`flow/config.mk`:
```
export PLATFORM = sky130hd
export DESIGN_NAME = PE
export DESIGN_NICKNAME = PE
export VERILOG_FILES = /design/flow/design.v
export SDC_FILE = /design/flow/constraint.sdc
export NUM_CORES = 4
export LEC_CHECK = 0
export CAP_MARGIN = 20
export CELL_PAD_IN_SITES_GLOBAL_PLACEMENT = 0
export CORE_ASPECT_RATIO = 1.15
export CORE_MARGIN = 2
export CORE_UTILIZATION = 58
export GPL_ROUTABILITY_DRIVEN = 1
export MAX_ROUTING_LAYER = met5
export SETUP_SLACK_MARGIN = 2.7
export SLEW_MARGIN = 35
export TNS_END_PERCENT = 5
```
`flow/constraint.sdc`:
```
create_clock -name core_clock -period 9.98 [get_ports {clk}]
set_input_delay 1.9960 -clock core_clock [delete_from_list [all_inputs] [get_ports {clk}]]
set_output_delay 1.9960 -clock core_clock [all_outputs]
set_load 0.01 [all_outputs]
```
`flow/design.v`:
```
module mult32(input clk,
	      input rst,
	      input en,
	      input [31:0] a,
	      input [31:0] b,
	      output [31:0] z,
				output output_ready);
reg [49:0] temp_out ;
reg s_a, s_b, s_z;
reg [9:0] e_a, e_b, e_z;
reg [23:0] m_a, m_b, m_z;
reg guard, round, lonz;
reg [31:0] Z, temp2;
reg out_ready;
reg [31:0] z_q;
reg out_ready_q;
reg [5:0] diff2;
reg [15:0] val16;
reg [7:0] val8;
reg [3:0] val4;
always@(posedge clk)
begin
	if(rst == 1)
	begin
		Z = 32'd0;
		out_ready = 0;
	end
	else if(en == 0)
	begin
		out_ready = 0;
	end
	else if(en == 1)
	begin 
		s_a = a[31];
		s_b = b[31];
		e_a = a[30:23] - 127;
		e_b = b[30:23] - 127;
		m_a[22:0] = a[22:0];
		m_b[22:0] = b[22:0];
		m_a[23] = 1;
		m_b[23] = 1;
		if((e_a == 128 && m_a[22:0] != 0) || (e_b == 128 && m_b[22:0] != 0))
		begin
			Z[31] = 1;
			Z[30:23] = 8'hff;
			Z[22] = 1;
			Z[21:0] = 0;
			out_ready = 1;
		end
		else if(e_a == 128)
		begin
			if(($signed(e_b) == -127) && (m_b[22:0] == 0))
			begin
				Z[31] = 1;
				Z[30:23] = 8'hff;
				Z[22] = 1;
				Z[21:0] = 0;
				out_ready = 1;
			end
			else
			begin
				Z[31] = s_a ^ s_b;
				Z[30:23] = 8'hff;
				Z[22:0] = 0;
				out_ready = 1;
			end
		end
		else if(e_b == 128)
		begin
			if(($signed(e_a) == -127) && (m_a[22:0] == 0))
			begin
				Z[31] = 1;
				Z[30:23] = 8'hff;
				Z[22] = 1;
				Z[21:0] = 0;
				out_ready = 1;
			end
			else
			begin
				Z[31] = s_a ^ s_b;
				Z[30:23] = 8'hff;
				Z[22:0] = 0;
				out_ready = 1;
			end
		end
		else if($signed(e_a) == -127 && m_a[22:0] == 23'd0)  	
		begin	   
			Z[31] = s_a ^ s_b;
			Z[30:23] = 0;
			Z[22:0] = 0;
			out_ready = 1;
		end
		else if($signed(e_b) == -127 && m_b[22:0] == 23'd0)	
		begin	   
			Z[31] = s_a ^ s_b;
			Z[30:23] = 0;
			Z[22:0] = 0;
			out_ready = 1;
		end
		else
		begin
			s_z = s_a ^ s_b;
			e_z = e_a + e_b + 1;
			temp_out = m_a * m_b * 4;
			m_z = temp_out [49:26];
			guard = temp_out [25];
			round = temp_out [24];
			lonz = (temp_out[23:0] != 0);
			if(m_z[23] == 0)
			begin
				temp2 [23:0] = m_z[23:0];
				temp2 [31:24] = 0;
				if (temp2 == 0)
				begin 
					diff2 = 32;
				end
				else
				begin
    			diff2[5] = 1'b0;
  		  	diff2[4] = (temp2[31:16] == 16'b0);
    			val16 = diff2[4] ? temp2[15:0] : temp2[31:16];
    			diff2[3] = (val16[15:8] == 8'b0);
    			val8 = diff2[3] ? val16[7:0] : val16 [15:8];
    			diff2[2] = (val8[7:4] == 4'b0);
    			val4 = diff2[2] ? val8[3:0] : val8[7:4];
    			diff2[1] = (val4[3:2] == 2'b0);
    			diff2[0] = diff2[1] ? ~val4[1] : ~val4[3];
				end
				m_z = m_z << (diff2 - 8);
				e_z = e_z - (diff2 - 8);
			end
			if (guard && (round | lonz | m_z[0]))
			begin
				m_z = m_z + 1;
				if(m_z == 24'hffffff)
				begin
					e_z = e_z + 1;
				end
			end
			Z[22:0] = m_z [22:0];
			Z[31:23] = e_z [7:0] + 127;	
			Z[31] = s_z;
			if($signed(e_z) < -126)
			begin
				Z[31:0] = 0; 
			end
			if($signed(e_z) == -126 && m_z[23] == 0)
			begin
				Z[30:23] = 0;
			end	
			if($signed(e_z) > 127)
			begin
				Z[22:0] = 0;
				Z[30:23] = 8'hff;
				Z[31] = s_z;
			end
			out_ready = 1;		
		end
	end
	z_q <= Z;
	out_ready_q <= out_ready;
end
assign z = z_q;
assign output_ready = out_ready_q;
endmodule	
module adder32(input clk,
						 input rst,
						 input en,
						 input [31:0] a,
						 input [31:0] b,
						 output [31:0] z,
						 output output_ready);
reg s_a, s_b, s_z;
reg [9:0] e_a, e_b, e_z, e_min, diff;
reg [26:0] m_a, m_b;
reg [23:0] m_z;
reg [27:0] temp;
reg guard, round, lonz;
reg [31:0] Z, temp2;
reg out_ready;
reg [31:0] z_q;
reg out_ready_q;
reg [5:0] diff2;
reg [15:0] val16;
reg [7:0] val8;
reg [3:0] val4;
always@(posedge clk)
begin		
	if(rst == 1)
	begin
		diff = 0;
		diff2 = 0;
		Z = 32'd0;
		out_ready = 0;
		temp = 0;
	end
	else if (en == 0)
	begin
		out_ready = 0;
	end
	else if (en == 1)
	begin
		s_a = a[31];
		s_b = b[31];
		e_a = a[30:23] - 127;
		e_b = b[30:23] - 127;
		m_a[26] = 1;
		m_b[26] = 1;
		m_a [25:3]= a[22:0];
		m_b [25:3]= b[22:0];
		m_a [2:0] = 3'd0;
		m_b [2:0] = 3'd0;
		if((e_a == 128 && m_a[25:0] != 0) || (e_b == 128 && m_b[25:0] != 0))
		begin
			Z[31] = 1;
			Z[30:23] = 8'hff;
			Z[22] = 1;
			Z[21:0] = 0;
			out_ready = 1;
		end
		else if(e_a == 128)
		begin
			Z[31] = s_a;
			Z[30:23] = 8'hff;
			Z[22:0] = 0;
			out_ready = 1;
		end
		else if(e_b == 128)
		begin
			Z[31] = s_b;
			Z[30:23] = 8'hff;
			Z[22:0] = 0;
			out_ready = 1;
		end
		else if(($signed(e_a) == -127 && m_a[25:0] == 0) && ($signed(e_b) == -127 && m_b[25:0] == 0))
		begin	   
			Z[31] = s_a & s_b;
			Z[30:23] = 0;
			Z[22:0] = 0;
			out_ready = 1;
		end
		else if($signed(e_a) == -127 && m_a[25:0] == 0) 	
		begin	   
			Z[31] = s_b;
			Z[30:23] = e_b[7:0] + 127;
			Z[22:0] = m_b[25:3];
			out_ready = 1;
		end
		else if($signed(e_b) == -127 && m_b[25:0] == 0)  	
		begin	   
			Z[31] = s_a;
			Z[30:23] = e_a[7:0] + 127;
			Z[22:0] = m_a[25:3];
			out_ready = 1;
		end
		else if(($signed(e_a) == $signed(e_b)) && (m_a == m_b) && (s_a != s_b))			
		begin
			Z[31] = 0;
			Z[30:23] = 0;
			Z[22:0] = 0;
			out_ready = 1;
		end
		else
		begin
			if($signed(e_a) > $signed(e_b))
			begin
				diff = e_a - e_b;
				e_b = e_b + diff;
				m_b = m_b >> diff;
				m_b[0] = m_b[0] | m_b[1];
			end
			else if ($signed(e_a) < $signed(e_b))
			begin
				diff = e_b - e_a;
				e_a = e_a + diff;
				m_a = m_a >> diff;
				m_a[0] = m_a[0] | m_a[1];
			end
			e_z = e_a;
			if(s_a == s_b)
			begin
				temp = m_a + m_b;
				s_z = s_a;
			end
			else
			begin
				if(m_a >= m_b)
				begin
					temp = m_a - m_b;
					s_z = s_a;
				end
				else
				begin
					temp = m_b - m_a;
					s_z = s_b;
				end
			end
			if(temp[27] == 1)
			begin
				m_z = temp[27:4];
				e_z = e_z + 1;
				guard = temp[3];
				round = temp[2];
				lonz = temp[1] | temp[0];
			end
			else
			begin
				m_z = temp[26:3];
				guard = temp[2];
				round = temp[1];
				lonz = temp[0];
				m_z[0] = guard;
			end
			if(m_z [23] == 0)
			begin
				temp2 [23:0] = m_z;
				temp2 [31:24] = 0;
				if (temp2 == 0)
				begin 
					diff2 = 32;
				end
				else
				begin
    			diff2[5] = 1'b0;
  		  	diff2[4] = (temp2[31:16] == 16'b0);
    			val16 = diff2[4] ? temp2[15:0] : temp2[31:16];
    			diff2[3] = (val16[15:8] == 8'b0);
    			val8 = diff2[3] ? val16[7:0] : val16 [15:8];
    			diff2[2] = (val8[7:4] == 4'b0);
    			val4 = diff2[2] ? val8[3:0] : val8[7:4];
    			diff2[1] = (val4[3:2] == 2'b0);
    			diff2[0] = diff2[1] ? ~val4[1] : ~val4[3];
				end
				m_z = m_z << (diff2 - 8);
				e_z = e_z - (diff2 - 8);
			end
			if(guard && (round | lonz | m_z[0]))
			begin
				m_z = m_z + 1;
				if(m_z == 24'hffffff)
				begin
					e_z = e_z + 1;
				end
			end
			Z[22:0] = m_z [22:0];
			Z[30:23] = e_z[7:0] + 127;	
			Z[31] = s_z;
			if($signed(e_z) < -126)
			begin
				Z[31:0] = 0; 
			end
			if($signed(e_z) == -127 && m_z[23] == 0)
				Z[30:23] = 0;
			if ($signed(e_z) == -127 && m_z[23:0] == 24'h0)
			          Z[31] = 0;  
			if($signed(e_z) > 127)
			begin
				Z[22:0] = 0;
				Z[30:23] = 8'hff;
				Z[31] = s_z;
			end
			out_ready = 1;	
		end
	end
	z_q <= Z;
	out_ready_q <= out_ready;
end
assign z = z_q;
assign output_ready = out_ready_q;
endmodule
module PE (input [31:0] x, input [31:0] w, input [31:0] acc, output reg [31:0] res, input clk, output reg [31:0] wout);
  reg [31:0] S1;
  wire [31:0] addout,multout;
  always @(posedge clk) begin
    res <= addout;
    wout <= w;
  end
mult32 m1(.clk(clk),.en(1'b1),.rst(1'b0),.a(x),.b(w),.z(multout),.output_ready());
adder32 a1(.clk(clk),.en(1'b1),.rst(1'b0),.a(multout),.b(acc),.z(addout),.output_ready());
endmodule
```
`flow/run.sh`:
```
#!/bin/bash
# the make line also repeats each setting of config.mk as NAME=value (left out here)
make -C /OpenROAD-flow-scripts/flow DESIGN_CONFIG=/design/flow/config.mk WORK_HOME=/design/flow/orfs CLKGATE_MAP_FILE= finish
```
==> impl_metrics.ini, run 1 <==
; yosys + openroad results
[status]
status = did not finish
failed_stage = global routing
toolErrorMsg = [ERROR GRT-0116] Global routing finished with congestion. Check the congestion regions in the DRC Viewer.

[global_routing]
grt_usage_pct = 68.2
gr-total-overflow = 4

[clock_tree]
htree_levels = 4
clock_sinks = 128
cts_buffers = 17
cts_root_buf = clkbuf_16
cts_max_path_buffers = 2
hold_buffers = 0

[synthesis]
top_area_share_pct = 22.5
netlist_top_cells_count = nand2_1, inv_1, fa_1, nor2_1, ha_1
ys_seq_share_pct = 5.88
xor_share_pct = 4.97
mux_share_pct = 3.40
synth-seq-cells = 128
top_logic_kind = adder cells
synthAdderAreaFrac_pct = 31.7
yosys_cells = 5783
synth_warnings = 3
ys_area_mm2 = 0.0436
most_common_cell = nand2_1
synth.avg_cell_area_um2 = 7.53
simple_gate_share_pct = 23.6
async_flop_share_pct = 0
synth_area_leader_cell = fa_1
synth_cells = 5783
area_leaders = fa_1, ha_1, nand2_1
synth_area_mm2 = 0.0436
synth-main-ff-cell = dfxtp_1
edf_count = 0
ys_sh_aoi_pct = 21.6
synthDistinctLibCells = 130

[die]
ioPinCount = 161
rows = 107
die_area_mm2 = 0.0773
core-area_mm2 = 0.0742
fp_util_pct = 58.7
die.size.y_um = 298
fp.dieW_um = 260

[place]
gp_congestion = 1.21
post-dp-hpwl_um = 171000
numPortBuffers = 160
dp_cells = 8330
[per-layer routing]
layer,GRT overflow,GRT usage (%)
met1,0,67.9
met2,0,89.6
met3,1,46.1
met4,3,68.8
met5,0,18.1
[metrics by stage]
stage / area [um2] / worst slack (ps)
after floorplan: 44100 / -3980
after global placement: 59100 / -5410
after detailed placement: 59100 / -5600
after CTS: 60800 / -4070
[timing repair]
action,in CTS
pin swaps,69
endpoints found under the setup margin,64
cloned,2
setup buffers,45
resized,201
==> run 2: changes to the inputs <==
ABC_AREA = 1   (was default)
CAP_MARGIN = 10   (was 20)
CELL_PAD_IN_SITES_GLOBAL_PLACEMENT = default   (was 0)
CORE_ASPECT_RATIO = default   (was 1.15)
CORE_MARGIN = 5   (was 2)
CORE_UTILIZATION = 37   (was 58)
CTS_CLUSTER_DIAMETER = 185   (was default)
CTS_CLUSTER_SIZE = 66   (was default)
GPL_ROUTABILITY_DRIVEN = default   (was 1)
HOLD_SLACK_MARGIN = -0.08   (was default)
MAX_ROUTING_LAYER = default   (was met5)
MIN_ROUTING_LAYER = met1   (was default)
SETUP_SLACK_MARGIN = default   (was 2.7)
SLEW_MARGIN = 0   (was 35)
TNS_END_PERCENT = 75   (was 5)
clock period = 18.0 ns   (was 9.98 ns; I/O delays follow)
==> run 2 against run 1 <==
The run now finishes clean. Synthesized cell count up 15%. Die size up 55%. Area after synthesis down 4.1%.
==> impl_metrics.ini, run 2 <==
; synthesis and place-and-route metrics
[status]
status = timing/DRC/antenna clean

[synthesis]
synth-main-ff-cell = dfxtp_1
synth_area_leader_cell = fa_1
synth-seq-cells = 128
most_common_cell = nand2_1
top_logic_kind = simple AND/OR/NAND/NOR gates
synth_area_mm2 = 0.0418
top_area_share_pct = 23.4
synth.avg_cell_area_um2 = 6.29
area_leaders = fa_1, nand2_1, inv_1
synthAdderAreaFrac_pct = 33.0
ys_seq_share_pct = 6.13
netlist_top_cells_count = nand2_1, inv_1, nand3_1, fa_1, nor2_1
async_flop_share_pct = 0
synthDistinctLibCells = 71
ys_area_mm2 = 0.0418
ys_sh_aoi_pct = 9.55
synth_warnings = 3
synth_cells = 6637
xor_share_pct = 2.94
mux_share_pct = 0.0479
yosys_cells = 6637
simple_gate_share_pct = 33.7
edf_count = 0

[detailed_routing]
dr_wl_met3_um = 10000
antenna_left = 0
top_layer = met4
wl_met1_um = 64200
drc_errors = 0
drtIter0Drc = 3814
wl_per_cell_um = 18.2
vias_per_cell = 5.21
postRouteWirelength_um = 150000
firstDrtPassIters = 6
via_count = 42900
wl_met2_um = 69600
antenna_cells = 0

[worst_hold_path]
hp-class = reg -> reg
holdCritStartpoint = a1.z_q[10]$_SDFF_PP0_
hold_end = res[10]$_DFF_P_
min_path_cells = 0

[worst_setup_path]
cp.depth = 86
critPathKind = in -> reg
rr_startpoint = m1.z_q[23]$_SDFF_PP1_
slowest_delay_ps = 540
worstSetupStartpointType = input port
ff2ff_setup_slack_ps = 4030
crit_slowest_cell = clkdlybuf4s50_1
cp_top_family = simple AND/OR/NAND/NOR gates
required_ps = 18450
startpoint = acc[23]
cp.arrival_ps = 17160
crit_path_frequent_cell = nand2_1
reg2reg_depth = 86
crit_path_max_fanout = 19
crit_path_end_kind = flip-flop
critPathCapture = a1.z_q[29]$_SDFF_PP1_
worst-path-buf-inv = 14
r2r-end = a1.z_q[29]$_SDFF_PP1_

[place]
dpl_cell_area_mm2 = 0.0452
pre_cts_ws_ps = 542
numPortBuffers = 160
post-dp-hpwl_um = 125000
gp_congestion = 0.998
dp_cells = 8202

[clock_tree]
htree_levels = 4
cts_max_path_buffers = 2
cts_buffers = 17
cts_tree = built
clkTransAtPathRegs_ps = 110
cts_root_buf = clkbuf_16
clock_sinks = 128
postCtsSetupRepairBufs = 0
insertion_delay_ps = 540

[layout]
final_area_mm2 = 0.0459
final_util_pct = 40.8
instances_no_fill = 8235
nNetsFinal = 7625
syn_to_final_growth_pct = 9.78

[global_routing]
gr-total-overflow = 0
grt_pass1_vias = 42000
grt_max_degree = 74
grt_pass1_wl_um = 236000
antenna_found_initial = 1
grt_usage_pct = 24.6

[sta]
maxSlewHeadroom_pct = 39.1
worst_slack_ps = 1280
worst_slew_pin_slew_ps = 911
slew_violations = 0
finalSetupViolations = 0
finClkSkew_ps = 50.1
period_used_pct = 92.9
finalHoldViolCount = 0
holdWs_ps = 294
max_freq_ghz = 0.0598
fin_crit_ps = 16720
rsz0062_at_grt = false
setup_tns_ps = 0

[die]
fp_util_pct = 37.2
rows = 123
die.size.y_um = 346
die_area_mm2 = 0.120
fp.dieW_um = 346
ioPinCount = 161
core-area_mm2 = 0.112

[flow_run]
warnings = 92
maxCapViolCount = 0
## run 2: final cells by class
cell class                      count  area (um2)
Clock buffer                       17         425
Clock inverter                     15         160
Fill cell                       12100       66500
Inverter                         1334        5010
Multi-Input combinational cell   4940       33100
Sequential cell                   128        2560
Tap cell                         1500        1880
Timing Repair Buffer              301        2710
## run 2: repair_timing
item / CTS / global route
hold buffers: 0 / 0
hold endpoints to repair: 0 / 0
resized: 0 / 11
endpoints found under the setup margin: 0 / 62
## run 2: per-layer routing
layer  vias to the layer above  global-route usage (%)
li1                      20700                       -
met1                     20300                    32.7
met2                      1592                    41.1
met3                       289                    3.05
met4                         0                    8.90
met5                         -                       0
==> run 3: changes to the inputs <==
ABC_AREA = default   (was 1)
CAP_MARGIN = 20   (was 10)
CELL_PAD_IN_SITES_GLOBAL_PLACEMENT = 0   (was default)
CORE_ASPECT_RATIO = 1.29   (was default)
CORE_MARGIN = 2   (was 5)
CORE_UTILIZATION = 61   (was 37)
CTS_CLUSTER_DIAMETER = default   (was 185)
CTS_CLUSTER_SIZE = 52   (was 66)
GPL_ROUTABILITY_DRIVEN = 1   (was default)
HOLD_SLACK_MARGIN = default   (was -0.08)
MAX_ROUTING_LAYER = met5   (was default)
MIN_ROUTING_LAYER = default   (was met1)
SETUP_SLACK_MARGIN = 4.51   (was default)
SLEW_MARGIN = 35   (was 0)
TNS_END_PERCENT = 5   (was 75)
clock period = 15.5 ns   (was 18.0 ns; I/O delays follow)
==> run 3 against run 2 <==
Now fails the layout checks on max-capacitance violations, max-slew violations, negative setup slack. Clock skew down 26 ps. Hold slack improved by 30 ps. Via count grew 28%. Clock-buffer cell count is 1 higher. Critical path type unchanged. Routed wire length is 43% higher. Utilization up 42 points. Sequential cell count unchanged. Setup slack got worse by 1500 ps. Critical path depth is 43 lower.
==> impl_metrics.ini, run 3 <==
; synthesis and place-and-route metrics
[status]
status = failed layout checks
so.violations = max-capacitance violations, max-slew violations, negative setup slack

[worst_setup_path]
r2r-end = a1.z_q[28]$_SDFF_PP1_
required_ps = 15930
rr_startpoint = m1.z_q[23]$_SDFF_PP1_
cp_top_family = simple AND/OR/NAND/NOR gates
cp.depth = 43
startpoint = w[19]
critPathKind = in -> reg
worstSetupStartpointType = input port
cp.arrival_ps = 16180
critPathCapture = m1.z_q[3]$_SDFF_PP0_
crit_slowest_cell = clkdlybuf4s50_1
ff2ff_setup_slack_ps = 1490
slowest_delay_ps = 970
crit_path_frequent_cell = fa_1
reg2reg_depth = 66
crit_path_end_kind = flip-flop
crit_path_max_fanout = 22
worst-path-buf-inv = 6

[synthesis]
edf_count = 0
mux_share_pct = 3.40
synth.avg_cell_area_um2 = 7.53
yosys_cells = 5783
synthDistinctLibCells = 130
top_logic_kind = adder cells
synth-main-ff-cell = dfxtp_1
synth_area_leader_cell = fa_1
area_leaders = fa_1, ha_1, nand2_1
async_flop_share_pct = 0
ys_area_mm2 = 0.0436
ys_sh_aoi_pct = 21.6
most_common_cell = nand2_1
synth_warnings = 3
xor_share_pct = 4.97
netlist_top_cells_count = nand2_1, inv_1, fa_1, nor2_1, ha_1
ys_seq_share_pct = 5.88
synth_cells = 5783
synth-seq-cells = 128
synthAdderAreaFrac_pct = 31.7
simple_gate_share_pct = 23.6
top_area_share_pct = 22.5
synth_area_mm2 = 0.0436

[worst_hold_path]
hp-class = reg -> reg
hold_end = res[25]$_DFF_P_
holdCritStartpoint = a1.z_q[25]$_SDFF_PP1_
min_path_cells = 0

[global_routing]
grt_pass1_vias = 55900
grt_max_degree = 62
grt_usage_pct = 57.0
grt_pass1_wl_um = 318000
antenna_found_initial = 22
gr-total-overflow = 0

[place]
numPortBuffers = 160
dpl_cell_area_mm2 = 0.0552
gp_congestion = 1.15
post-dp-hpwl_um = 154000
dp_cells = 7761

[detailed_routing]
antenna_left = 0
vias_per_cell = 6.94
postRouteWirelength_um = 215000
wl_per_cell_um = 27.1
firstDrtPassIters = 24
drtIter0Drc = 7987
via_count = 55000
drc_errors = 0

[die]
rows = 111
fp_util_pct = 61.5
ioPinCount = 161
fp.dieW_um = 239
die.size.y_um = 307
die_area_mm2 = 0.0736
core-area_mm2 = 0.0708

[sta]
worst_slew_pin_slew_ps = 1560
finalSetupViolations = 44
finClkSkew_ps = 23.7
period_used_pct = 102
slew_violations = 3
setup_tns_ps = -5060
fin_crit_ps = 15750
maxSlewHeadroom_pct = -4.18
worst_slack_ps = -252
max_freq_ghz = 0.0635
rsz0062_at_grt = true
finalHoldViolCount = 0

[clock_tree]
clock_sinks = 128
htree_levels = 4
cts_max_path_buffers = 2
clkTransAtPathRegs_ps = 80
insertion_delay_ps = 530
cts_root_buf = clkbuf_16
cts_tree = built
cts_buffers = 17
hold_buffers = 0

[flow_run]
warnings = 97
maxCapViolCount = 1

[layout]
nNetsFinal = 7898
final_area_mm2 = 0.0587
instances_no_fill = 7921
syn_to_final_growth_pct = 34.7
final_util_pct = 82.8
run 3: area by class of cell:
type | instances | area [um2]
tap | 904 | 1130
timing repair buffer | 1518 | 12600
antenna | 9 | 22.5
fill | 4352 | 12200
inverter | 658 | 2490
clock buffer | 18 | 429
clock inverter | 14 | 155
multi-input combinational | 4672 | 39200
sequential | 128 | 2560
run 3: timing repair:
item / CTS / global route
pin swaps: 108 / 61
gates cloned: 4 / 0
resized: 261 / 152
endpoints found under the hold margin: 0 / 0
setup buffers: 95 / 20
setup endpoints to repair: 64 / 64
run 3: routing by layer:
layer  share of wire (%)  track usage (%)  up-vias  routed length [um]
met3                  14             27.0     2476               30400
met4                  14             58.4       22               29800
met1                  29             55.8    25000               63100
met5                0.13             2.69        -                 275
li1                    -                -    22300                   -
met2                  42             85.9     5120               90900
run 3: stage by stage:
stage	setup WS (ps)	hold WS, ps
floorplan	436	310
global placement	-1480	311
detailed placement	-1640	312
CTS	13.8	325
global route	-823	320
finish	-252	324
==> run 4: changes to the inputs <==
CELL_PAD_IN_SITES_GLOBAL_PLACEMENT = default   (was 0)
CORE_ASPECT_RATIO = default   (was 1.29)
CORE_UTILIZATION = 58   (was 61)
CTS_CLUSTER_SIZE = default   (was 52)
GPL_ROUTABILITY_DRIVEN = default   (was 1)
MAX_ROUTING_LAYER = default   (was met5)
SETUP_SLACK_MARGIN = -1.22   (was 4.51)
SLEW_MARGIN = 20   (was 35)
TNS_END_PERCENT = default   (was 5)
clock period = 15.7 ns   (was 15.5 ns; I/O delays follow)
==> run 4 against run 3 <==
The layout fails its checks (negative setup slack). Register-to-register slack got worse by 40 ps. First-iteration DRC count decreased by 21%. Design area decreased by 6.5%. Critical path depth increased by 29. Hold slack got worse by 15 ps. Clock-buffer cell count decreased by 1. Area after synthesis unchanged. Utilization decreased by 9.2 points. Setup slack got worse by 490 ps. Sequential share of layout area increased by 0.30 points. Critical endpoint is now a1.z_q[28]$_SDFF_PP1_.
==> impl_metrics.ini, run 4 <==
; synthesis and place-and-route metrics
[clock_tree]
cts_root_buf = clkbuf_16
cts_tree = built
cts_max_path_buffers = 2
hold_buffers = 0
clkTransAtPathRegs_ps = 90
insertion_delay_ps = 500
cts_buffers = 17
clock_sinks = 128
htree_levels = 4

[global_routing]
grt_max_degree = 61
antenna_found_initial = 7
grt_pass1_wl_um = 285000
gr-total-overflow = 0
grt_usage_pct = 47.2
grt_pass1_vias = 50700

[worst_hold_path]
hold_end = res[2]$_DFF_P_
holdCritStartpoint = a1.z_q[2]$_SDFF_PP0_
min_path_cells = 0
hp-class = reg -> reg

[worst_setup_path]
required_ps = 16120
startpoint = acc[24]
cp_top_family = AND-OR/OR-AND gates
slowest_delay_ps = 610
cp.depth = 72
crit_path_frequent_cell = nor2_1
cp.arrival_ps = 16870
reg2reg_depth = 69
rr_startpoint = m1.z_q[23]$_SDFF_PP1_
critPathKind = in -> reg
crit_path_max_fanout = 9
worstSetupStartpointType = input port
ff2ff_setup_slack_ps = 1450
r2r-end = a1.z_q[28]$_SDFF_PP1_
worst-path-buf-inv = 15
critPathCapture = a1.z_q[28]$_SDFF_PP1_
crit_slowest_cell = or4_1
crit_path_end_kind = flip-flop

[synthesis]
yosys_cells = 5783
xor_share_pct = 4.97
synth-seq-cells = 128
ys_seq_share_pct = 5.88
netlist_top_cells_count = nand2_1, inv_1, fa_1, nor2_1, ha_1
synth_cells = 5783
synth_area_leader_cell = fa_1
simple_gate_share_pct = 23.6
area_leaders = fa_1, ha_1, nand2_1
most_common_cell = nand2_1
top_logic_kind = adder cells
top_area_share_pct = 22.5
synth_area_mm2 = 0.0436
synth_warnings = 3
ys_area_mm2 = 0.0436
ys_sh_aoi_pct = 21.6
edf_count = 0
mux_share_pct = 3.40
synthAdderAreaFrac_pct = 31.7
synth-main-ff-cell = dfxtp_1
synth.avg_cell_area_um2 = 7.53
async_flop_share_pct = 0
synthDistinctLibCells = 130

[layout]
syn_to_final_growth_pct = 25.9
nNetsFinal = 7689
nFillCells = 5744
instances_no_fill = 7769

[status]
so.violations = negative setup slack
status = failed layout checks

[sta]
finClkSkew_ps = 40.7
rsz0062_at_grt = true
finalSetupViolations = 46
period_used_pct = 105
maxSlewHeadroom_pct = 28.5
holdWs_ps = 309
max_freq_ghz = 0.0608
worst_slack_ps = -746
slew_violations = 0
setup_tns_ps = -19020
finalHoldViolCount = 0
worst_slew_pin_slew_ps = 1050
fin_crit_ps = 16450

[place]
post-dp-hpwl_um = 149000
gp_congestion = 1.19
numPortBuffers = 160
pre_cts_ws_ps = -1230
dp_cells = 7724

[detailed_routing]
wl_per_cell_um = 23.7
drtIter0Drc = 6317
firstDrtPassIters = 19
postRouteWirelength_um = 184000
via_count = 50100
antenna_left = 0
drc_errors = 0
vias_per_cell = 6.45

[die]
fp_util_pct = 58.5
rows = 100
core-area_mm2 = 0.0744
fp.dieW_um = 278
ioPinCount = 161
die_area_mm2 = 0.0773
die.size.y_um = 278

[flow_run]
warnings = 96
maxCapViolCount = 0
==> run 4: cell type report <==
| type | instances | area [um2] | share of cell area [%] |
|---|---|---|---|
| multi-input cells | 4672 | 37400 | 68.1 |
| clock buffers | 17 | 425 | 0.776 |
| inverters | 658 | 2470 | 4.50 |
| clock inverters | 13 | 116 | 0.212 |
| flip-flops and latches | 128 | 2560 | 4.67 |
| repair buffers | 1309 | 10700 | 19.5 |
| well taps | 969 | 1210 | 2.21 |
| diodes | 3 | 7.51 | 0.0137 |
==> run 4: metal layers <==
metal,global-route usage (%),vias to the layer above,part of all wire (%)
met5,0,-,0.023
met4,31.0,8,8.1
met3,13.1,1069,12
met2,73.2,3596,43
met1,57.7,23600,36
li1,-,21900,-
==> run 4: stage by stage <==
step	utilization (%)	area (um2)
final	73.7	54800
after global routing	73.7	54800
after CTS	73.4	54600
after detailed placement	72.6	54100
after global placement	72.6	54100
after floorplan	-	43600
==> run 4: what timing repair did <==
action | CTS | global route
setup buffers | 0 | 11
endpoints found under the setup margin | 0 | 32
gates resized | 0 | 33
==> run 5: changes to the inputs <==
ABC_AREA = 0   (was default)
CORE_MARGIN = 5   (was 2)
CORE_UTILIZATION = 25   (was 58)
CTS_CLUSTER_DIAMETER = 185   (was default)
MIN_ROUTING_LAYER = met1   (was default)
SETUP_SLACK_MARGIN = 1.03   (was -1.22)
SLEW_MARGIN = 35   (was 20)
TNS_END_PERCENT = 75   (was default)
clock period = 18.0 ns   (was 15.7 ns; I/O delays follow)
==> run 5 against run 4 <==
Now clean on timing, DRC and antenna. Routed wire length grew 3.9%. Sequential share of layout area rose by 0.12 points. Synthesized cell count did not move. Utilization shrank 43 points. Largest cell class unchanged. Via count shrank 7.8%. Area after synthesis did not move. Final cell count increased by 11%. First-iteration DRC count is 35% lower. Setup slack gained 2100 ps.
==> impl_metrics.ini, run 5 <==
; synthesis and place-and-route metrics
[clock_tree]
clkTransAtPathRegs_ps = 80
cts_root_buf = clkbuf_16
insertion_delay_ps = 520
cts_buffers = 17
cts_max_path_buffers = 2
clock_sinks = 128
hold_buffers = 0
cts_tree = built
htree_levels = 4

[die]
fp.dieW_um = 427
rows = 153
die_area_mm2 = 0.183
fp_util_pct = 25.1
ioPinCount = 161
die.size.y_um = 427
core-area_mm2 = 0.174

[worst_setup_path]
critPathKind = in -> reg
crit_path_end_kind = flip-flop
r2r-end = a1.z_q[28]$_SDFF_PP1_
cp.depth = 67
crit_slowest_cell = o21ai_0
worstSetupStartpointType = input port
startpoint = acc[27]
cp.arrival_ps = 17080
crit_path_frequent_cell = buf_4
ff2ff_setup_slack_ps = 3820
reg2reg_depth = 65
rr_startpoint = m1.z_q[23]$_SDFF_PP1_
worst-path-buf-inv = 17
cp_top_family = AND-OR/OR-AND gates
crit_path_max_fanout = 12
critPathCapture = a1.z_q[28]$_SDFF_PP1_
required_ps = 18410
slowest_delay_ps = 610

[detailed_routing]
via_count = 46200
wl_per_cell_um = 22.2
postRouteWirelength_um = 191000
firstDrtPassIters = 9
drc_errors = 0
vias_per_cell = 5.36
drtIter0Drc = 4116
antenna_left = 0

[synthesis]
synth_area_leader_cell = fa_1
ys_sh_aoi_pct = 21.6
top_area_share_pct = 22.5
synth_warnings = 3
ys_seq_share_pct = 5.88
mux_share_pct = 3.40
netlist_top_cells_count = nand2_1, inv_1, fa_1, nor2_1, ha_1
synth_cells = 5783
async_flop_share_pct = 0
synth-seq-cells = 128
synthDistinctLibCells = 130
most_common_cell = nand2_1
synth_area_mm2 = 0.0436
synth-main-ff-cell = dfxtp_1
simple_gate_share_pct = 23.6
synth.avg_cell_area_um2 = 7.53
edf_count = 0
top_logic_kind = adder cells
yosys_cells = 5783
synthAdderAreaFrac_pct = 31.7
xor_share_pct = 4.97
area_leaders = fa_1, ha_1, nand2_1
ys_area_mm2 = 0.0436

[sta]
worst_slew_pin_slew_ps = 974
slew_violations = 0
rsz0062_at_grt = true
finalSetupViolations = 0
worst_slack_ps = 1330
fin_crit_ps = 16670
max_freq_ghz = 0.0600
maxSlewHeadroom_pct = 34.8
period_used_pct = 92.6
finClkSkew_ps = 25.1
finalHoldViolCount = 0

[place]
pre_cts_ws_ps = -4.06
dpl_cell_area_mm2 = 0.0514
numPortBuffers = 160
post-dp-hpwl_um = 155000
dp_cells = 8535
gp_congestion = 0.995

[layout]
syn_to_final_growth_pct = 22.7
nNetsFinal = 7183
final_area_mm2 = 0.0535
nFillCells = 18700
instances_no_fill = 8621

[global_routing]
grt_max_degree = 61
grt_usage_pct = 20.4
gr-total-overflow = 0
antenna_found_initial = 9
grt_pass1_wl_um = 289000
grt_pass1_vias = 46800

[flow_run]
warnings = 93
maxCapViolCount = 0

[status]
status = timing/DRC/antenna clean

[worst_hold_path]
holdCritStartpoint = a1.z_q[23]$_SDFF_PP1_
min_path_cells = 0
hp-class = reg -> reg
hold_end = res[23]$_DFF_P_
run 5: layer usage:
| metal | global-route usage, % | wire (um) |
|---|---|---|
| met1 | 25.5 | 77100 |
| met2 | 34.5 | 90600 |
| met3 | 3.01 | 13600 |
| met4 | 9.41 | 9940 |
| met5 | 0 | 33 |
run 5: timing repair:
item / in CTS / in global routing
pin swaps: 2 / 78
gates resized: 15 / 226
setup buffers: 3 / 46
cloned: 0 / 2
endpoints found under the setup margin: 32 / 64
run 5: final cells by class:
class,count,area [um2],share of cell area [%]
Clock buffer,17,425,0.796
Antenna cell,3,7.51,0.0140
Sequential cell,128,2560,4.79
Tap cell,2325,2910,5.44
Inverter,658,2470,4.62
Clock inverter,15,165,0.309
Multi-Input combinational cell,4673,38200,71.4
Timing Repair Buffer,802,6750,12.6
run 5: per-stage QoR:
stage | TNS, ps | hold WS [ps] | util, %
3_3_place_gp | 0 | 316 | 29.6
6_report | 0 | 334 | 30.8
4_1_cts | 0 | 335 | 30.0
5_1_grt | 0 | 343 | 30.8
3_5_place_dp | -4.06 | 315 | 29.6
2_1_floorplan | 0 | 310 | -
==> run 6: changes to the inputs <==
ABC_AREA = default   (was 0)
CORE_MARGIN = 2   (was 5)
CORE_UTILIZATION = 40   (was 25)
CTS_CLUSTER_DIAMETER = 142   (was 185)
CTS_CLUSTER_SIZE = 48   (was default)
HOLD_SLACK_MARGIN = -0.04   (was default)
MIN_ROUTING_LAYER = default   (was met1)
SETUP_SLACK_MARGIN = default   (was 1.03)
SLEW_MARGIN = 20   (was 35)
TNS_END_PERCENT = 55   (was 75)
==> run 6 against run 5 <==
Still clean on timing, DRC and antenna. Global-route usage grew 12 points. Area after synthesis did not move. Synthesized cell count is the same. Maximum frequency fell by 3.4%. Setup slack worse by 580 ps. Die size decreased by 39%. Clock skew increased by 17 ps.
==> impl_metrics.ini, run 6 <==
; synthesis and place-and-route metrics
[synthesis]
synth_area_leader_cell = fa_1
top_logic_kind = adder cells
synth-seq-cells = 128
top_area_share_pct = 22.5
area_leaders = fa_1, ha_1, nand2_1
synthAdderAreaFrac_pct = 31.7
ys_seq_share_pct = 5.88
synth.avg_cell_area_um2 = 7.53
yosys_cells = 5783
synth_warnings = 3
xor_share_pct = 4.97
ys_sh_aoi_pct = 21.6
async_flop_share_pct = 0
ys_area_mm2 = 0.0436
mux_share_pct = 3.40
simple_gate_share_pct = 23.6
synth-main-ff-cell = dfxtp_1
synth_area_mm2 = 0.0436
synthDistinctLibCells = 130
most_common_cell = nand2_1
synth_cells = 5783
edf_count = 0
netlist_top_cells_count = nand2_1, inv_1, fa_1, nor2_1, ha_1

[worst_setup_path]
r2r-end = a1.z_q[28]$_SDFF_PP1_
critPathKind = in -> reg
crit_slowest_cell = o41ai_4
ff2ff_setup_slack_ps = 3250
reg2reg_depth = 58
critPathCapture = a1.z_q[28]$_SDFF_PP1_
required_ps = 18430
crit_path_max_fanout = 23
rr_startpoint = m1.z_q[23]$_SDFF_PP1_
cp.depth = 60
worstSetupStartpointType = input port
crit_path_end_kind = flip-flop
cp_top_family = AND-OR/OR-AND gates
slowest_delay_ps = 560
worst-path-buf-inv = 9
cp.arrival_ps = 17680
crit_path_frequent_cell = buf_4
startpoint = acc[24]

[layout]
nFillCells = 11200
syn_to_final_growth_pct = 17.0
final_util_pct = 47.0
nNetsFinal = 7142
instances_no_fill = 7667

[clock_tree]
cts_max_path_buffers = 2
cts_tree = built
htree_levels = 4
insertion_delay_ps = 510
clock_sinks = 128
cts_root_buf = clkbuf_16
clkTransAtPathRegs_ps = 70
cts_buffers = 17
hold_buffers = 0

[global_routing]
grt_pass1_wl_um = 279000
grt_pass1_vias = 46000
gr-total-overflow = 0
antenna_found_initial = 4
grt_usage_pct = 32.2
grt_max_degree = 62

[sta]
period_used_pct = 95.9
finalHoldViolCount = 0
finalSetupViolations = 0
rsz0062_at_grt = true
finClkSkew_ps = 42.4
fin_crit_ps = 17250
max_freq_ghz = 0.0580
worst_slew_pin_slew_ps = 1120
slew_violations = 0
maxSlewHeadroom_pct = 25.1

[detailed_routing]
postRouteWirelength_um = 181000
antenna_left = 0
firstDrtPassIters = 7
vias_per_cell = 5.99
via_count = 45900
wl_per_cell_um = 23.6
drtIter0Drc = 4399
drc_errors = 0

[flow_run]
warnings = 93
maxCapViolCount = 0

[die]
rows = 121
fp.dieW_um = 334
die_area_mm2 = 0.112
core-area_mm2 = 0.108
die.size.y_um = 334
fp_util_pct = 40.2
ioPinCount = 161

[place]
numPortBuffers = 160
gp_congestion = 1.02
dp_cells = 7632
post-dp-hpwl_um = 148000

[worst_hold_path]
min_path_cells = 0
holdCritStartpoint = a1.z_q[25]$_SDFF_PP1_
hp-class = reg -> reg
hold_end = res[25]$_DFF_P_

[status]
status = timing/DRC/antenna clean
-- run 6: metrics by stage --
stage | TNS, ps | instance area [um2] | setup WS [ps] | hold slack [ps]
after floorplan | 0 | 43600 | 1210 | 310
after global placement | 0 | 50200 | 291 | 312
after detailed placement | 0 | 50200 | 189 | 312
after CTS | 0 | 50800 | 616 | 330
after global routing | -42.9 | 51000 | -33.7 | 334
final | 0 | 51000 | 745 | 328
-- run 6: area by class of cell --
| type | count | area, um2 | share of cell area (%) |
|---|---|---|---|
| clock inverters | 15 | 165 | 0.324 |
| inverters | 658 | 2470 | 4.85 |
| clock buffers | 17 | 425 | 0.835 |
| diodes | 1 | 2.50 | 0.00491 |
| repair buffers | 763 | 6220 | 12.2 |
| flip-flops and latches | 128 | 2560 | 5.03 |
| multi-input cells | 4671 | 37300 | 73.3 |
| well taps | 1414 | 1770 | 3.47 |
-- run 6: timing repair --
action                                  CTS  global route
buffers inserted                          0             2
gates resized                             0            31
endpoints found under the setup margin    0            58
-- run 6: per-layer routing --
metal  global-route usage (%)  vias to the layer above  part of all wire, %
li1                         -                    20800                    -
met4                     15.6                        4                  5.5
met5                        0                        -                0.015
met3                     3.94                      480                  7.3
met2                     53.4                     2150                   46
met1                     41.5                    22500                   41
==> run 7: changes to the inputs <==
CELL_PAD_IN_SITES_GLOBAL_PLACEMENT = 0   (was default)
CORE_ASPECT_RATIO = 1.29   (was default)
CORE_UTILIZATION = 57   (was 40)
CTS_CLUSTER_DIAMETER = default   (was 142)
CTS_CLUSTER_SIZE = 57   (was 48)
GPL_ROUTABILITY_DRIVEN = 1   (was default)
HOLD_SLACK_MARGIN = default   (was -0.04)
MAX_ROUTING_LAYER = met5   (was default)
SETUP_SLACK_MARGIN = 2.73   (was default)
SLEW_MARGIN = 35   (was 20)
TNS_END_PERCENT = 5   (was 55)
clock period = 9.78 ns   (was 18.0 ns; I/O delays follow)
==> run 7 against run 6 <==
Sequential cell count unchanged. Critical endpoint is now a1.z_q[31]$_SDFF_PP1_. Design area increased by 22%. Die size decreased by 29%. Non-clock buffer count increased by 1255. Now fails the layout checks on negative setup slack.
==> impl_metrics.ini, run 7 <==
; synthesis and place-and-route metrics
[synthesis]
synth_warnings = 3
ys_area_mm2 = 0.0436
most_common_cell = nand2_1
edf_count = 0
ys_seq_share_pct = 5.88
async_flop_share_pct = 0
synth_area_leader_cell = fa_1
synth.avg_cell_area_um2 = 7.53
synth_cells = 5783
synthAdderAreaFrac_pct = 31.7
synthDistinctLibCells = 130
area_leaders = fa_1, ha_1, nand2_1
xor_share_pct = 4.97
ys_sh_aoi_pct = 21.6
synth-seq-cells = 128
top_logic_kind = adder cells
netlist_top_cells_count = nand2_1, inv_1, fa_1, nor2_1, ha_1
yosys_cells = 5783
mux_share_pct = 3.40
top_area_share_pct = 22.5
synth-main-ff-cell = dfxtp_1
simple_gate_share_pct = 23.6
synth_area_mm2 = 0.0436

[detailed_routing]
drc_errors = 0
postRouteWirelength_um = 226000
antenna_left = 0
vias_per_cell = 6.73
drtIter0Drc = 7828
firstDrtPassIters = 12
wl_per_cell_um = 26.6
via_count = 57200

[worst_setup_path]
cp.depth = 70
slowest_delay_ps = 660
required_ps = 10180
critPathKind = in -> reg
r2r-end = a1.z_q[31]$_SDFF_PP1_
rr_startpoint = m1.z_q[23]$_SDFF_PP1_
crit_slowest_cell = o311ai_0
worst-path-buf-inv = 13
crit_path_end_kind = flip-flop
critPathCapture = a1.z_q[31]$_SDFF_PP1_
cp_top_family = simple AND/OR/NAND/NOR gates
worstSetupStartpointType = input port
cp.arrival_ps = 15030
reg2reg_depth = 69
crit_path_max_fanout = 7
ff2ff_setup_slack_ps = -3790
startpoint = acc[23]

[sta]
holdWs_ps = 328
finClkSkew_ps = 26.8
max_freq_ghz = 0.0683
slew_violations = 0
fin_crit_ps = 14630
worst_slew_pin_slew_ps = 920
finalSetupViolations = 64
rsz0062_at_grt = true
period_used_pct = 150
maxSlewHeadroom_pct = 38.4
worst_slack_ps = -4850
finalHoldViolCount = 0

[clock_tree]
cts_max_path_buffers = 2
cts_tree = built
clkTransAtPathRegs_ps = 80
htree_levels = 4
insertion_delay_ps = 530
cts_root_buf = clkbuf_16
clock_sinks = 128
cts_buffers = 17

[die]
ioPinCount = 161
rows = 115
die.size.y_um = 318
core-area_mm2 = 0.0760
fp.dieW_um = 247
die_area_mm2 = 0.0787
fp_util_pct = 57.3

[layout]
final_util_pct = 81.8
nNetsFinal = 8400
instances_no_fill = 8509
syn_to_final_growth_pct = 42.7

[global_routing]
gr-total-overflow = 0
grt_max_degree = 38
antenna_found_initial = 12
grt_pass1_wl_um = 350000
grt_usage_pct = 57.9
grt_pass1_vias = 59800

[place]
pre_cts_ws_ps = -5760
dp_cells = 8374
gp_congestion = 1.19
numPortBuffers = 160
post-dp-hpwl_um = 170000

[flow_run]
warnings = 100
maxCapViolCount = 0

[status]
status = failed layout checks
so.violations = negative setup slack

[worst_hold_path]
hold_end = res[6]$_DFF_P_
holdCritStartpoint = a1.z_q[6]$_SDFF_PP0_
hp-class = reg -> reg
min_path_cells = 0
run 7: cell type report:
type | count | area [um2]
clock buffer | 17 | 425
fill | 4722 | 13800
antenna | 5 | 12.5
sequential | 128 | 2560
inverter | 658 | 2490
timing repair buffer | 2018 | 16300
tap | 994 | 1240
multi-input combinational | 4674 | 38900
clock inverter | 15 | 170
run 7: layer usage:
layer	GRT usage (%)	routed length (um)
met1	56.5	67800
met5	2.50	289
met4	60.1	32200
met3	26.0	27800
met2	87.4	98400
run 7: per-stage QoR:
stage | TNS (ps) | area [um2]
detailed placement | -336830 | 59300
finish | -302490 | 62100
floorplan | -256890 | 44100
CTS | -260370 | 61100
global route | -344200 | 62100
global placement | -317090 | 59300
run 7: repair_timing:
item / CTS / global route
gates resized: 171 / 165
buffers inserted: 56 / 37
setup endpoints to repair: 64 / 64
hold buffers: 0 / 0
cloned: 4 / 1
pin swaps: 56 / 77
==> run 8: changes to the inputs <==
CELL_PAD_IN_SITES_GLOBAL_PLACEMENT = 3   (was 0)
CORE_ASPECT_RATIO = 0.73   (was 1.29)
CORE_MARGIN = 7   (was 2)
CORE_UTILIZATION = 20   (was 57)
CTS_CLUSTER_DIAMETER = 246   (was default)
GPL_ROUTABILITY_DRIVEN = 0   (was 1)
HOLD_SLACK_MARGIN = 0.13   (was default)
SETUP_SLACK_MARGIN = -0.76   (was 2.73)
TNS_END_PERCENT = 40   (was 5)
clock period = 15.5 ns   (was 9.78 ns; I/O delays follow)
==> run 8 against run 7 <==
Still fails the layout checks on negative setup slack. Clock-buffer cell count unchanged. Non-clock buffer count decreased by 184. Hold slack improved by 2.5 ps. Via count decreased by 15%. Area after synthesis unchanged. Setup slack improved by 4200 ps. First-iteration DRC count decreased by 51%. Critical endpoint is now a1.z_q[28]$_SDFF_PP1_. Largest cell class unchanged. Highest routed layer is now met4.
==> impl_metrics.ini, run 8 <==
; synthesis and place-and-route metrics
[flow_run]
warnings = 93
maxCapViolCount = 0

[worst_setup_path]
r2r-end = a1.z_q[28]$_SDFF_PP1_
cp.arrival_ps = 16560
cp.depth = 68
rr_startpoint = m1.z_q[23]$_SDFF_PP1_
worstSetupStartpointType = input port
ff2ff_setup_slack_ps = 910
required_ps = 15930
crit_slowest_cell = clkdlybuf4s50_1
startpoint = acc[26]
worst-path-buf-inv = 16
critPathCapture = a1.z_q[28]$_SDFF_PP1_
slowest_delay_ps = 480
crit_path_frequent_cell = buf_4
reg2reg_depth = 67
cp_top_family = AND-OR/OR-AND gates
critPathKind = in -> reg
crit_path_max_fanout = 16
crit_path_end_kind = flip-flop

[synthesis]
edf_count = 0
simple_gate_share_pct = 23.6
synth-main-ff-cell = dfxtp_1
synth.avg_cell_area_um2 = 7.53
yosys_cells = 5783
ys_seq_share_pct = 5.88
synth_cells = 5783
top_logic_kind = adder cells
area_leaders = fa_1, ha_1, nand2_1
synthDistinctLibCells = 130
top_area_share_pct = 22.5
mux_share_pct = 3.40
ys_sh_aoi_pct = 21.6
most_common_cell = nand2_1
netlist_top_cells_count = nand2_1, inv_1, fa_1, nor2_1, ha_1
synth-seq-cells = 128
synth_area_mm2 = 0.0436
ys_area_mm2 = 0.0436
synth_area_leader_cell = fa_1
xor_share_pct = 4.97
synthAdderAreaFrac_pct = 31.7
synth_warnings = 3
async_flop_share_pct = 0

[die]
ioPinCount = 161
fp.dieW_um = 560
fp_util_pct = 20.1
die_area_mm2 = 0.231
core-area_mm2 = 0.217
rows = 146
die.size.y_um = 413

[detailed_routing]
wl_per_cell_um = 21.7
drc_errors = 0
firstDrtPassIters = 6
via_count = 48700
drtIter0Drc = 3838
vias_per_cell = 4.77
postRouteWirelength_um = 221000
antenna_left = 0

[layout]
comb_area_mm2 = 0.0382
nFillCells = 23800
seq_area_mm2 = 0.00256
nNetsFinal = 8213
final_area_mm2 = 0.0623
syn_to_final_growth_pct = 43.0

[sta]
fin_crit_ps = 16130
rsz0062_at_grt = true
slew_violations = 0
finClkSkew_ps = 44.3
finalSetupViolations = 32
worst_slack_ps = -626
finalHoldViolCount = 0
worst_slew_pin_slew_ps = 979
maxSlewHeadroom_pct = 34.2
max_freq_ghz = 0.0620
period_used_pct = 104
setup_tns_ps = -12560

[clock_tree]
insertion_delay_ps = 580
htree_levels = 4
cts_tree = built
clkTransAtPathRegs_ps = 70
cts_buffers = 17
cts_root_buf = clkbuf_16
hold_buffers = 0
cts_max_path_buffers = 2
clock_sinks = 128

[worst_hold_path]
min_path_cells = 0
hp-class = reg -> reg
hold_end = res[14]$_DFF_P_
holdCritStartpoint = a1.z_q[14]$_SDFF_PP0_

[global_routing]
grt_max_degree = 51
grt_usage_pct = 18.7
antenna_found_initial = 8
grt_pass1_wl_um = 331000
gr-total-overflow = 0
grt_pass1_vias = 49600

[status]
so.violations = negative setup slack
status = failed layout checks

[place]
pre_cts_ws_ps = -2310
numPortBuffers = 160
dpl_cell_area_mm2 = 0.0603
post-dp-hpwl_um = 189000
==> run 8: routing by layer <==
metal	GRT usage [%]	vias to the layer above	routed length, um
li1	-	22900	-
met2	28.2	1324	91900
met5	0	-	0
met4	2.98	0	3060
met1	28.6	24300	114000
met3	2.45	165	12200
==> run 8: what timing repair did <==
item,in CTS,in global routing
resized,60,156
endpoints found under the setup margin,32,64
setup buffers,25,32
pin swaps,21,55
==> run 8: through the flow <==
stage               instances  util (%)  hold WS, ps
global route            10200      28.7          339
detailed placement      10100      27.8          315
floorplan                5789         -          310
global placement        10100      27.8          311
CTS                     10200      28.3          329
finish                  10200      28.7          330
==> run 8: cell type report <==
type                            count  share of cell area [%]
Antenna cell                        2                 0.00804
Tap cell                         2886                    5.80
Multi-Input combinational cell   4671                    61.4
Clock inverter                     15                   0.265
Clock buffer                       17                   0.683
Timing Repair Buffer             1834                    23.8
Sequential cell                   128                    4.12
Inverter                          658                    3.97
==> run 9: changes to the inputs <==
CORE_ASPECT_RATIO = 1.02   (was 0.73)
CORE_MARGIN = 2   (was 7)
CORE_UTILIZATION = 69   (was 20)
CTS_CLUSTER_DIAMETER = default   (was 246)
CTS_CLUSTER_SIZE = default   (was 57)
HOLD_SLACK_MARGIN = default   (was 0.13)
PLACE_DENSITY = 0.64   (was default)
SETUP_SLACK_MARGIN = -1.24   (was -0.76)
SLEW_MARGIN = 20   (was 35)
TNS_END_PERCENT = default   (was 40)
==> run 9 against run 8 <==
Synthesized cell count stayed put. Area after synthesis stayed put. The run now fails in global placement without I/O. Die size is 72% lower.
==> impl_metrics.ini, run 9 <==
; yosys + openroad results
[die]
die_area_mm2 = 0.0652
fp.dieW_um = 253
core-area_mm2 = 0.0628
die.size.y_um = 258
rows = 93
fp_util_pct = 69.3

[synthesis]
synthAdderAreaFrac_pct = 31.7
ys_area_mm2 = 0.0436
synthDistinctLibCells = 130
synth_warnings = 3
xor_share_pct = 4.97
top_logic_kind = adder cells
synth_area_leader_cell = fa_1
synth.avg_cell_area_um2 = 7.53
ys_seq_share_pct = 5.88
simple_gate_share_pct = 23.6
top_area_share_pct = 22.5
yosys_cells = 5783
mux_share_pct = 3.40
edf_count = 0
synth_area_mm2 = 0.0436
async_flop_share_pct = 0
ys_sh_aoi_pct = 21.6
netlist_top_cells_count = nand2_1, inv_1, fa_1, nor2_1, ha_1
synth-main-ff-cell = dfxtp_1
most_common_cell = nand2_1
synth-seq-cells = 128
area_leaders = fa_1, ha_1, nand2_1
synth_cells = 5783

[status]
toolErrorMsg = [ERROR GPL-0301] Utilization 152.036 % exceeds 100%.
status = did not finish
failed_stage = global placement without I/O
==> run 10: changes to the inputs <==
CORE_UTILIZATION = 72   (was 69)
SETUP_SLACK_MARGIN = -0.77   (was -1.24)
clock period = 18.4 ns   (was 15.5 ns; I/O delays follow)
==> run 10 against run 9 <==
The flow again stops in global placement without I/O. Synthesized cell count unchanged. Area after synthesis unchanged. Die size decreased by 4.1%.
==> impl_metrics.ini, run 10 <==
; yosys + openroad results
[synthesis]
synth_area_leader_cell = fa_1
edf_count = 0
ys_area_mm2 = 0.0436
synth_area_mm2 = 0.0436
synthDistinctLibCells = 130
synth.avg_cell_area_um2 = 7.53
mux_share_pct = 3.40
ys_seq_share_pct = 5.88
most_common_cell = nand2_1
top_area_share_pct = 22.5
ys_sh_aoi_pct = 21.6
xor_share_pct = 4.97
simple_gate_share_pct = 23.6
synthAdderAreaFrac_pct = 31.7
async_flop_share_pct = 0
yosys_cells = 5783
synth-main-ff-cell = dfxtp_1
synth_cells = 5783
area_leaders = fa_1, ha_1, nand2_1
synth-seq-cells = 128
synth_warnings = 3
top_logic_kind = adder cells
netlist_top_cells_count = nand2_1, inv_1, fa_1, nor2_1, ha_1

[die]
rows = 91
fp_util_pct = 72.5
die_area_mm2 = 0.0625
fp.dieW_um = 248
core-area_mm2 = 0.0601
die.size.y_um = 252

[status]
failed_stage = global placement without I/O
toolErrorMsg = [ERROR GPL-0301] Utilization 158.969 % exceeds 100%.
status = did not finish
==> run 11: changes to the inputs <==
ABC_AREA = 1   (was default)
CAP_MARGIN = 15   (was 20)
CELL_PAD_IN_SITES_GLOBAL_PLACEMENT = default   (was 3)
CORE_ASPECT_RATIO = default   (was 1.02)
CTS_CLUSTER_DIAMETER = 351   (was default)
CTS_CLUSTER_SIZE = 98   (was default)
GPL_ROUTABILITY_DRIVEN = default   (was 0)
MAX_ROUTING_LAYER = default   (was met5)
PLACE_DENSITY = 0.43   (was 0.64)
SETUP_SLACK_MARGIN = 5.0   (was -0.77)
TNS_END_PERCENT = 15   (was default)
clock period = 21.5 ns   (was 18.4 ns; I/O delays follow)
==> run 11 against run 10 <==
The run fails in global routing. Synthesized cell count up 15%. Die size down 4.0%. Area after synthesis down 4.1%.
==> impl_metrics.ini, run 11 <==
; yosys + openroad results
[global_routing]
grt_usage_pct = 73.2
gr-total-overflow = 5

[clock_tree]
cts_max_path_buffers = 2
cts_root_buf = clkbuf_16
htree_levels = 4
clock_sinks = 128
hold_buffers = 0
cts_buffers = 17

[place]
numPortBuffers = 160
pre_cts_ws_ps = 1250
post-dp-hpwl_um = 118000
gp_congestion = 1.14

[die]
core-area_mm2 = 0.0575
ioPinCount = 161
die_area_mm2 = 0.0600
fp.dieW_um = 245
rows = 88
fp_util_pct = 72.7
die.size.y_um = 245

[synthesis]
synth-main-ff-cell = dfxtp_1
edf_count = 0
async_flop_share_pct = 0
most_common_cell = nand2_1
ys_area_mm2 = 0.0418
synth_area_leader_cell = fa_1
ys_seq_share_pct = 6.13
synth_warnings = 3
synth.avg_cell_area_um2 = 6.29
top_area_share_pct = 23.4
synth-seq-cells = 128
netlist_top_cells_count = nand2_1, inv_1, nand3_1, fa_1, nor2_1
ys_sh_aoi_pct = 9.55
top_logic_kind = simple AND/OR/NAND/NOR gates
synth_cells = 6637
simple_gate_share_pct = 33.7
synthAdderAreaFrac_pct = 33.0
synthDistinctLibCells = 71
yosys_cells = 6637
synth_area_mm2 = 0.0418
xor_share_pct = 2.94
mux_share_pct = 0.0479
area_leaders = fa_1, nand2_1, inv_1

[status]
failed_stage = global routing
status = did not finish
toolErrorMsg = [ERROR GRT-0232] Routing congestion too high. Check the congestion heatmap in the GUI.
-- run 11: per-layer routing --
| metal | overflow | GRT usage [%] |
|---|---|---|
| met4 | 3 | 68.4 |
| met5 | 0 | 39.3 |
| met2 | 2 | 90.4 |
| met1 | 0 | 73.7 |
| met3 | 0 | 57.3 |
-- run 11: timing repair --
item | in CTS
endpoints found under the hold margin | 0
setup endpoints to repair | 64
pin swaps | 17
cloned | 11
resized | 153
setup buffers | 24
-- run 11: per-stage QoR --
| stage | instances | instance area (um2) |
|---|---|---|
| CTS | 7462 | 45100 |
| detailed placement | 7395 | 43700 |
| global placement | 7395 | 43700 |
| floorplan | 6643 | 41800 |
==> run 12: changes to the inputs <==
ABC_AREA = default   (was 1)
CAP_MARGIN = 0   (was 15)
CELL_PAD_IN_SITES_GLOBAL_PLACEMENT = 3   (was default)
CORE_ASPECT_RATIO = 0.73   (was default)
CORE_MARGIN = 7   (was 2)
CORE_UTILIZATION = 24   (was 72)
CTS_CLUSTER_DIAMETER = 246   (was 351)
CTS_CLUSTER_SIZE = 57   (was 98)
GPL_ROUTABILITY_DRIVEN = 0   (was default)
MAX_ROUTING_LAYER = met5   (was default)
PLACE_DENSITY = default   (was 0.43)
PLACE_DENSITY_LB_ADDON = 0.07   (was default)
SETUP_SLACK_MARGIN = -1.33   (was 5.0)
SLEW_MARGIN = 5   (was 20)
TNS_END_PERCENT = 40   (was 15)
clock period = 15.5 ns   (was 21.5 ns; I/O delays follow)
==> run 12 against run 11 <==
Now fails the layout checks on negative setup slack. Synthesized cell count decreased by 13%. Die size increased to 3.2 times the previous value. Area after synthesis increased by 4.3%.
==> impl_metrics.ini, run 12 <==
; synthesis and place-and-route metrics
[worst_setup_path]
required_ps = 15970
crit_path_end_kind = flip-flop
worstSetupStartpointType = input port
crit_path_max_fanout = 16
rr_startpoint = m1.z_q[23]$_SDFF_PP1_
crit_path_frequent_cell = buf_4
critPathKind = in -> reg
cp.arrival_ps = 16930
worst-path-buf-inv = 14
cp_top_family = AND-OR/OR-AND gates
r2r-end = a1.z_q[6]$_SDFF_PP0_
reg2reg_depth = 61
slowest_delay_ps = 500
startpoint = acc[25]
crit_slowest_cell = clkdlybuf4s50_1
cp.depth = 62
critPathCapture = a1.z_q[6]$_SDFF_PP0_
ff2ff_setup_slack_ps = 1110

[status]
so.violations = negative setup slack
status = failed layout checks

[synthesis]
synth_warnings = 3
ys_seq_share_pct = 5.88
xor_share_pct = 4.97
ys_area_mm2 = 0.0436
netlist_top_cells_count = nand2_1, inv_1, fa_1, nor2_1, ha_1
top_area_share_pct = 22.5
ys_sh_aoi_pct = 21.6
synth-main-ff-cell = dfxtp_1
synth_area_mm2 = 0.0436
top_logic_kind = adder cells
synth.avg_cell_area_um2 = 7.53
mux_share_pct = 3.40
synthAdderAreaFrac_pct = 31.7
synth_cells = 5783
synth-seq-cells = 128
simple_gate_share_pct = 23.6
most_common_cell = nand2_1
yosys_cells = 5783
async_flop_share_pct = 0
synth_area_leader_cell = fa_1
synthDistinctLibCells = 130
area_leaders = fa_1, ha_1, nand2_1
edf_count = 0

[clock_tree]
cts_tree = built
cts_root_buf = clkbuf_16
clock_sinks = 128
hold_buffers = 0
htree_levels = 4
cts_max_path_buffers = 2
cts_buffers = 17
clkTransAtPathRegs_ps = 70
insertion_delay_ps = 550

[place]
post-dp-hpwl_um = 198000
numPortBuffers = 160
dp_cells = 9763
pre_cts_ws_ps = -2090

[sta]
period_used_pct = 106
finClkSkew_ps = 24.7
worst_slew_pin_slew_ps = 1340
holdWs_ps = 328
maxSlewHeadroom_pct = 9.86
max_freq_ghz = 0.0607
finalHoldViolCount = 0
finalSetupViolations = 64
fin_crit_ps = 16460
slew_violations = 0
worst_slack_ps = -962

[die]
die.size.y_um = 378
fp.dieW_um = 513
ioPinCount = 161
rows = 133
core-area_mm2 = 0.180
die_area_mm2 = 0.194
fp_util_pct = 24.2

[global_routing]
grt_pass1_wl_um = 337000
grt_usage_pct = 23.1
grt_util_met1_pct = 37.0
antenna_found_initial = 8
globalRoute.busiestLayer = met1
grt_pass1_vias = 49200
use_met2_pct = 32.5
use_met3_pct = 3.42
gr-total-overflow = 0
grt_max_degree = 41

[detailed_routing]
antenna_left = 0
vias_per_cell = 4.99
drtIter0Drc = 4011
postRouteWirelength_um = 229000
via_count = 49000
drc_errors = 0
wl_per_cell_um = 23.3
firstDrtPassIters = 6

[worst_hold_path]
hp-class = reg -> reg
min_path_cells = 0
hold_end = res[23]$_DFF_P_
holdCritStartpoint = a1.z_q[23]$_SDFF_PP1_

[layout]
syn_to_final_growth_pct = 42.1
instances_no_fill = 9816
nNetsFinal = 8274

[flow_run]
warnings = 92
maxCapViolCount = 0
[run 12: metal layers]
| metal | up-vias | share of wire, % |
|---|---|---|
| li1 | 23100 | - |
| met1 | 24300 | 53 |
| met2 | 1446 | 39 |
| met3 | 155 | 6.3 |
| met4 | 0 | 1.3 |
| met5 | - | 0 |
[run 12: cell type report]
class	instances	area (um2)
Multi-Input combinational cell	4671	37800
Inverter	658	2480
Timing Repair Buffer	1895	15400
Clock buffer	19	453
Clock inverter	12	100
Tap cell	2430	3040
Fill cell	19500	118000
Sequential cell	128	2560
Antenna cell	3	7.51
[run 12: metrics by stage]
stage / utilization [%] / setup TNS (ps) / area (um2)
floorplan: - / -11920 / 43600
global placement: 33.6 / -87070 / 60600
detailed placement: 33.6 / -83900 / 60600
CTS: 33.9 / -43710 / 61100
global route: 34.3 / -75760 / 61900
finish: 34.4 / -32310 / 61900
[run 12: what timing repair did]
action,4_1_cts,5_1_grt
endpoints found under the setup margin,27,32
gates cloned,0,0
setup buffers,0,32
resized,5,127
pin swaps,0,49
